// Lorenz3D
module Lorenz3D(
    clk,
    rst,
    seed_x,
    seed_y,
    seed_z,
    pinX,
    pinY,
    pinZ,
	serial_data,
    x,
    y,
    z
    );
==> flow/config.mk <==
export PLATFORM = sky130hd
export DESIGN_NAME = Lorenz3D
export DESIGN_NICKNAME = Lorenz3D
export VERILOG_FILES = /design/flow/design.v
export SDC_FILE = /design/flow/constraint.sdc
export NUM_CORES = 4
export LEC_CHECK = 0
export CAP_MARGIN = 20
export CELL_PAD_IN_SITES_GLOBAL_PLACEMENT = 1
export CORE_MARGIN = 2
export CORE_UTILIZATION = 54
export GPL_TIMING_DRIVEN = 1
export PLACE_DENSITY = 0.82
export SETUP_SLACK_MARGIN = 0.64
export SLEW_MARGIN = 20
export TNS_END_PERCENT = 20
==> flow/constraint.sdc <==
create_clock -name core_clock -period 24.0 [get_ports {clk}]
set_input_delay 4.8000 -clock core_clock [delete_from_list [all_inputs] [get_ports {clk}]]
set_output_delay 4.8000 -clock core_clock [all_outputs]
set_load 0.01 [all_outputs]
run.sh (not shown) runs the stock make flow with config.mk's settings and CLKGATE_MAP_FILE=.
Rerun with:
- CORE_UTILIZATION: 54 -> 64
- PLACE_DENSITY: 0.82 -> unset
- PLACE_DENSITY_LB_ADDON: unset -> 0.06
- SETUP_SLACK_MARGIN: 0.64 -> 3.31
- clock period: 24.0 -> 11.5 ns (I/O delays scaled with it)
Result: The new run reached the layout checks and failed them: setup timing. Wire length increases by 3.0%. Clock skew increases by 0.015 ns. Core utilization increases by 16 points. Synthesized cell count stays the same. Setup slack loses 10 ns. Global-route usage increases by 7.2 points. Design area increases by 6.9%. Synthesized area does not change. Clock-buffer cell count decreases by 6. Die area decreases by 15%.
Rerun with:
- CELL_PAD_IN_SITES_GLOBAL_PLACEMENT: 1 -> unset
- CORE_UTILIZATION: 64 -> 58
- GPL_TIMING_DRIVEN: 1 -> unset
- PLACE_DENSITY_LB_ADDON: 0.06 -> unset
- SETUP_SLACK_MARGIN: 3.31 -> unset
- TNS_END_PERCENT: 20 -> unset
- clock period: 11.5 -> 13.2 ns (I/O delays scaled with it)
Now the flow passed the timing, DRC and antenna checks.
Wire length goes down by 1.7%.
Maximum frequency goes down by 7.5%.
Via count goes down by 4.9%.
Global-route usage goes down by 4.3 points.
Clock-buffer cell count goes up by 10.
Cell count goes down by 2.3%.
Clock skew goes down by 0.014 ns.
Die size goes up by 10%.
Rerun with:
- CORE_UTILIZATION: 58 -> 70
- MAX_ROUTING_LAYER: unset -> met4
- clock period: 13.2 -> 9.5 ns (I/O delays scaled with it)
=> With this change the flow reached the layout checks and failed them: setup timing; wire length went up by 9.4%; synthesized cell count stays the same; sequential share of layout area drops by 0.74 points; worst setup slack degrades by 2.6 ns; worst hold slack improves by 0.042 ns; clock skew goes up by 0.0046 ns; sequential cell count stays the same; final area rises by 11%.


Setup of oak:
Lorenz3D again, from the RTL that the note above started with.
clock: 8.61 ns
lec_check: 0
abc_area: 0
cap_margin: 0
core_margin: 2
core_utilization: 42
gpl_routability_driven: 1
gpl_timing_driven: 0
place_density_lb_addon: 0.23
slew_margin: 20
tns_end_percent: 40
In oak the implementation completed, yet the final layout does not meet the checks, the culprit being negative setup slack.
[inputs] pine vs oak
- ABC_AREA removed (was 0)
- GPL_TIMING_DRIVEN removed (was 0)
- PLACE_DENSITY_LB_ADDON removed (was 0.23)
- TNS_END_PERCENT removed (was 40)
- MAX_ROUTING_LAYER newly set to met4
- CORE_UTILIZATION changed from 42 to 70
- SETUP_SLACK_MARGIN newly set to 3.75
- GPL_ROUTABILITY_DRIVEN removed (was 1)
- CTS_CLUSTER_SIZE newly set to 14
- CAP_MARGIN changed from 0 to 20
- the clock period (ns, I/O delays scaled along) changed from 8.61 to 14.0
==> comparison <==
- pine finished end to end and its layout was clean on timing, DRC and antenna.
- What oak reported for peak clock frequency supported by timing has to be multiplied by 1.05 to get the figure for pine.
- Comparing oak and pine, row count is lower on pine.
- Re flop count: no difference whatsoever between pine and oak.
- Sort oak and pine by final critical path time including I/O delays and setup desc -> top: oak
> inputs changed (pine -> birch)
- CTS_CLUSTER_SIZE: 14 -> unset
- CORE_UTILIZATION: 70 -> 40
- SETUP_SLACK_MARGIN: 3.75 -> unset
- MAX_ROUTING_LAYER: met4 -> unset
- the clock period (ns, I/O delays scaled along): 14.0 -> 14.1
Summary of birch over pine: combinational share of cell area increased 0.83 points; final cell utilization of the core decreased 37 points; largest fanout on the critical path decreased 4; die outline area increased about 70%; later-pin clock latency in the skew report essentially unchanged. pine ended with every stage complete and zero timing, DRC or antenna violations. birch reached the final stage; the timing, DRC and antenna checks on its layout passed.
Relative to birch, the following input files were edited for maple:
- CTS_CLUSTER_SIZE newly set to 39
- SETUP_SLACK_MARGIN newly set to 3.28
- CTS_CLUSTER_DIAMETER newly set to 41
- PLACE_DENSITY newly set to 0.73
- CORE_UTILIZATION changed from 40 to 72
- the clock period (ns, I/O delays scaled along) changed from 14.1 to 13.2
Notes after the runs:
maple finished end to end and its layout was clean on timing, DRC and antenna. maple vs birch — number of cell instances on the worst register-to-register path rose 3. Capturing element of the worst setup path: L1.y[31]$_DFFE_PN_ -> birch, L1.y[30]$_DFFE_PN_ -> maple. Per the comparison of maple with birch, final worst slack has increased; routing usage on met1 has increased; total overflow reported by the global router has remained practically unchanged. Diff maple and birch: overall via count from detail_route lower in birch. birch → maple: multi-input combinational cell count flat; met2 demand-to-capacity share in global routing saw an increase.
Relative to maple, the following input files were edited for cedar:
- swapping 39 for 14 in CTS_CLUSTER_SIZE
- putting MAX_ROUTING_LAYER at met4 where nothing was set
- swapping 3.28 for 0.67 in SETUP_SLACK_MARGIN
- clearing PLACE_DENSITY, which used to be 0.73
- putting HOLD_SLACK_MARGIN at 0.29 where nothing was set
- clearing CTS_CLUSTER_DIAMETER, which used to be 41
- putting TNS_END_PERCENT at 60 where nothing was set
- swapping 13.2 for 10.9 in the clock period (ns, I/O delays scaled along)
### Flow results
In cedar the implementation ran to completion but is not tape-out ready, as the final checks report negative setup slack.
maple → cedar: final standard cell count with taps included and fillers excluded rose by about 2.2%; area of all placed cells without fillers stayed essentially flat; detailed-route wire length on metal 1 fell by about 2%.
Comparing cedar with maple, the number of enable-type register cells in the synthesized netlist came out essentially unchanged.
For cedar, the launch point of the worst path was L1.z[8]$_DFFE_PN_, unlike maple, where it was L1.z[7]$_DFFE_PN_.
Summary of cedar over maple: wire length of the first global-routing pass up 0.36%.
Delta (cedar minus maple): non-clock buffer total of the final layout went up 39%, sequential share of layout area barely changed.
